the previous run:
## usb_interface_v1_0
module usb_interface_v1_0 #
(
	parameter RESET_CYCLES = 100,
	parameter  C_M00_AXI_START_DATA_VALUE	= 32'h00000000,
	parameter  C_M00_AXI_TARGET_SLAVE_BASE_ADDR	= 32'h00000000,
	parameter integer C_M00_AXI_ADDR_WIDTH	= 32,
	parameter integer C_M00_AXI_DATA_WIDTH	= 32,
	parameter integer C_M00_AXI_TRANSACTIONS_NUM	= 4
) (
	input wire [(8 - 1):0] usb_data_in,
	output wire [(8 - 1):0] usb_data_out,
	output wire usb_data_oe,
	input wire [(1 + 4 + 4 + 16)-8-1:0] usb_addr,
	input wire usb_rd_n,
	input wire usb_wr_n,
	input wire usb_ce_n,
	output wire sw_reset_n,
	input wire  m00_axi_aclk,
	input wire  m00_axi_aresetn,
	output wire [C_M00_AXI_ADDR_WIDTH-1 : 0] m00_axi_awaddr,
	output wire [2 : 0] m00_axi_awprot,
	output wire  m00_axi_awvalid,
	input wire  m00_axi_awready,
	output wire [C_M00_AXI_DATA_WIDTH-1 : 0] m00_axi_wdata,
	output wire [C_M00_AXI_DATA_WIDTH/8-1 : 0] m00_axi_wstrb,
  ...
make LEC_CHECK=0 CAP_MARGIN=30 CORE_ASPECT_RATIO=1.17 CORE_MARGIN=2 CORE_UTILIZATION=72 CTS_CLUSTER_DIAMETER=377 CTS_CLUSTER_SIZE=14 GPL_ROUTABILITY_DRIVEN=1 PLACE_DENSITY=0.64 SLEW_MARGIN=10 finish   # period 3.05 ns
run.sh (not shown) runs the stock make flow with config.mk's settings and CLKGATE_MAP_FILE=.
Ran to the end and failed final checks on setup timing: the previous run.
Input changes introduced in the current run (baseline for comparison: the previous run):
- changing CAP_MARGIN from 30 to 20
- setting SETUP_SLACK_MARGIN to 0.5 for the first time
- removing CTS_CLUSTER_DIAMETER (formerly 377)
- changing CTS_CLUSTER_SIZE from 14 to 33
- changing SLEW_MARGIN from 10 to 20
- removing CORE_ASPECT_RATIO (formerly 1.17)
- removing GPL_ROUTABILITY_DRIVEN (formerly 1)
- changing the clock period (ns, I/O delays scaled along) from 3.05 to 4.51
==> comparison <==
Relative to the previous run, the vertical extent of the die measured on the current run has decreased by a little under 10%.
The current run was carried through to the last stage, and its layout satisfied the timing, DRC and antenna checks.
The current run reports its capture point of the critical path as command_control_inst.write_buffer.ram[10][14] while the previous run reports command_control_inst.r_response_out[5].
The highest clock rate in the previous run is 1.2 times that in the current run.
The previous run → the current run: total power draw saw a decrease, relative contribution of the clock network to total power up 6.3 points, routed length per placed instance now smaller.

Setup of rev 12:
Starting RTL as in the previous note.
clock: 7.02 ns
lec_check: 0
cap_margin: 30
cell_pad_in_sites_detail_placement: 1
cell_pad_in_sites_global_placement: 1
core_aspect_ratio: 1.17
core_margin: 2
core_utilization: 41
cts_cluster_size: 46
gpl_routability_driven: 1
min_routing_layer: met2
place_density_lb_addon: 0.23
setup_slack_margin: -0.44
slew_margin: 10
tns_end_percent: 10
Rev 12 ended with every stage complete and zero timing, DRC or antenna violations.
Setup changes, rev 12 to rev 13
# rev 12
export LEC_CHECK = 0
export CAP_MARGIN = 30
export CELL_PAD_IN_SITES_DETAIL_PLACEMENT = 1
export CELL_PAD_IN_SITES_GLOBAL_PLACEMENT = 1
export CORE_ASPECT_RATIO = 1.17
export CORE_MARGIN = 2
export CORE_UTILIZATION = 41
export CTS_CLUSTER_SIZE = 46
export GPL_ROUTABILITY_DRIVEN = 1
export MIN_ROUTING_LAYER = met2
export PLACE_DENSITY_LB_ADDON = 0.23
export SETUP_SLACK_MARGIN = -0.44
export SLEW_MARGIN = 10
export TNS_END_PERCENT = 10
create_clock -name core_clock -period 7.02 [get_ports {m00_axi_aclk}]
# rev 13
export LEC_CHECK = 0
export CAP_MARGIN = 20
export CORE_MARGIN = 2
export CORE_UTILIZATION = 66
export SLEW_MARGIN = 20
create_clock -name core_clock -period 3.18 [get_ports {m00_axi_aclk}]
## What came out
- For the net switching power, rev 13 came in 110% higher than rev 12 did.
- ~same combined flip-flop and latch cell area in rev 13 and rev 12
- Launch point of the worst path: command_control_inst.write_buffer.r_count[1]$_DFFE_PN0P_ -> rev 12, command_control_inst.r_read_data_count[1]$_DFFE_PN0P_ -> rev 13
- Final checks on rev 13, whose flow otherwise completed, came back failing, citing setup timing.
- Going from rev 12 to rev 13, count of final setup violators grows by 186.
- Summary of rev 13 over rev 12: number of instances in the placed design lower, aggregate routed wire length decreased by 23000 um relative to the old numbers, global-route wire length before repair now smaller.
- Shortest period the worst path allows: rev 13 vs rev 12 down 1.54 ns
- Taking rev 12 as the reference, in rev 13 portion of the clock cycle consumed by the worst path in the final layout saw an increase, overall track demand over capacity in global routing now smaller, half-perimeter wire length of the detailed placement result dropped 2.3%, number of flops mapped to enable cells by yosys held.

usb_interface_v1_0 again, from the RTL that the note above started with.
// usb_interface_v1_0
module usb_interface_v1_0 #
(
	parameter RESET_CYCLES = 100,
	parameter  C_M00_AXI_START_DATA_VALUE	= 32'h00000000,
	parameter  C_M00_AXI_TARGET_SLAVE_BASE_ADDR	= 32'h00000000,
	parameter integer C_M00_AXI_ADDR_WIDTH	= 32,
	parameter integer C_M00_AXI_DATA_WIDTH	= 32,
	parameter integer C_M00_AXI_TRANSACTIONS_NUM	= 4
) (
	input wire [(8 - 1):0] usb_data_in,
	output wire [(8 - 1):0] usb_data_out,
	output wire usb_data_oe,
	input wire [(1 + 4 + 4 + 16)-8-1:0] usb_addr,
	input wire usb_rd_n,
	input wire usb_wr_n,
	input wire usb_ce_n,
	output wire sw_reset_n,
	input wire  m00_axi_aclk,
	input wire  m00_axi_aresetn,
	output wire [C_M00_AXI_ADDR_WIDTH-1 : 0] m00_axi_awaddr,
	output wire [2 : 0] m00_axi_awprot,
	output wire  m00_axi_awvalid,
	input wire  m00_axi_awready,
	output wire [C_M00_AXI_DATA_WIDTH-1 : 0] m00_axi_wdata,
	output wire [C_M00_AXI_DATA_WIDTH/8-1 : 0] m00_axi_wstrb,
	output wire  m00_axi_wvalid,
	input wire  m00_axi_wready,
	input wire [1 : 0] m00_axi_bresp,
	input wire  m00_axi_bvalid,
	output wire  m00_axi_bready,
	output wire [C_M00_AXI_ADDR_WIDTH-1 : 0] m00_axi_araddr,
	output wire [2 : 0] m00_axi_arprot,
	output wire  m00_axi_arvalid,
	input wire  m00_axi_arready,
	input wire [C_M00_AXI_DATA_WIDTH-1 : 0] m00_axi_rdata,
	input wire [1 : 0] m00_axi_rresp,
	input wire  m00_axi_rvalid,
	output wire  m00_axi_rready
);
	wire [(32 - 1):0] w_addr_from_usb;
  ...
make LEC_CHECK=0 ABC_AREA=0 CAP_MARGIN=35 CELL_PAD_IN_SITES_GLOBAL_PLACEMENT=1 CORE_ASPECT_RATIO=0.9 CORE_MARGIN=2 CORE_UTILIZATION=23 CTS_CLUSTER_DIAMETER=170 GPL_ROUTABILITY_DRIVEN=0 GPL_TIMING_DRIVEN=0 MAX_ROUTING_LAYER=met5 MIN_ROUTING_LAYER=met2 SETUP_SLACK_MARGIN=0.01 SLEW_MARGIN=40 TNS_END_PERCENT=80 finish   # period 3.94 ns
The first run completed and failed the layout checks on setup timing.
Next try:
- ABC_AREA: 0 -> not set
- CAP_MARGIN: 35 -> 20
- CORE_UTILIZATION: 23 -> 40
- CTS_CLUSTER_DIAMETER: 170 -> not set
- GPL_TIMING_DRIVEN: 0 -> not set
- MAX_ROUTING_LAYER: met5 -> not set
- MIN_ROUTING_LAYER: met2 -> not set
- SETUP_SLACK_MARGIN: 0.01 -> not set
- SLEW_MARGIN: 40 -> 20
- TNS_END_PERCENT: 80 -> not set
- clock period: 3.94 -> 10.0 ns (I/O delays scaled with it)
=>
- Now the flow ran to the end with no violations
- global-route usage decreases by 1.5 points
- first-iteration DRC count decreases by 74%
- routed wire length decreases by 19%
Next try:
- ABC_AREA: not set -> 1
- CAP_MARGIN: 20 -> 25
- CELL_PAD_IN_SITES_DETAIL_PLACEMENT: not set -> 2
- CORE_ASPECT_RATIO: 0.9 -> not set
- CORE_MARGIN: 2 -> 10
- GPL_ROUTABILITY_DRIVEN: 0 -> not set
- HOLD_SLACK_MARGIN: not set -> 0.16
- PLACE_DENSITY: not set -> 0.6
- global-route usage climbs by 2.2 points
- synthesized cell count went up by 49%
- routed wire length came out higher by 20%
- clock skew barely changes
- total power came out lower by 14%
- cell area is higher by 0.53%
- core utilization went down by 0.61 points
- clock power is about the same
- worst setup slack is better by 1800 ps
- via count grows by 28%
Next try:
- CAP_MARGIN: 25 -> 35
- CELL_PAD_IN_SITES_DETAIL_PLACEMENT: 2 -> not set
- CORE_ASPECT_RATIO: not set -> 0.9
- CORE_MARGIN: 10 -> 2
- CORE_UTILIZATION: 40 -> 72
- GPL_ROUTABILITY_DRIVEN: not set -> 0
- HOLD_SLACK_MARGIN: 0.16 -> not set
- MAX_ROUTING_LAYER: not set -> met4
- PLACE_DENSITY: 0.6 -> not set
- SETUP_SLACK_MARGIN: not set -> 0.01
- TNS_END_PERCENT: not set -> 80
Result: With this change the flow failed in 3_1_place_gp_skip_io (GPL-0301). Die area drops by 48%. Area after synthesis does not change. Synthesized cell count stays the same.
Next try:
- CAP_MARGIN: 35 -> 20
- CELL_PAD_IN_SITES_GLOBAL_PLACEMENT: 1 -> not set
- CORE_ASPECT_RATIO: 0.9 -> not set
- CORE_MARGIN: 2 -> 10
- CORE_UTILIZATION: 72 -> 40
- GPL_ROUTABILITY_DRIVEN: 0 -> not set
- HOLD_SLACK_MARGIN: not set -> 0.16
- MAX_ROUTING_LAYER: met4 -> not set
- PLACE_DENSITY: not set -> 0.6
- SETUP_SLACK_MARGIN: 0.01 -> not set
- TNS_END_PERCENT: 80 -> not set
With this change the flow completed without violations.
Synthesized area does not change.
Die size goes up by 93%.
Synthesized cell count is unchanged.
Next try:
- ABC_AREA: 1 -> not set
- CORE_MARGIN: 10 -> 2
- HOLD_SLACK_MARGIN: 0.16 -> not set
- SETUP_SLACK_MARGIN: not set -> 1.21
- clock period: 10.0 -> 5.49 ns (I/O delays scaled with it)
After rerunning:
- global-route usage climbs by 1.1 points
- setup slack got worse by 4400 ps
- cell area is about the same
- wire length drops by 6.3%
- final cell count drops by 25%
- total power climbs by 110%
- sequential power climbs by 110%
- first-iteration DRC count drops by 25%
- synthesized cell count drops by 33%
- area after synthesis drops by 1.3%
- clock skew climbs by 14 ps
Power figures rest on the tool's default switching activity, not on a simulated workload.
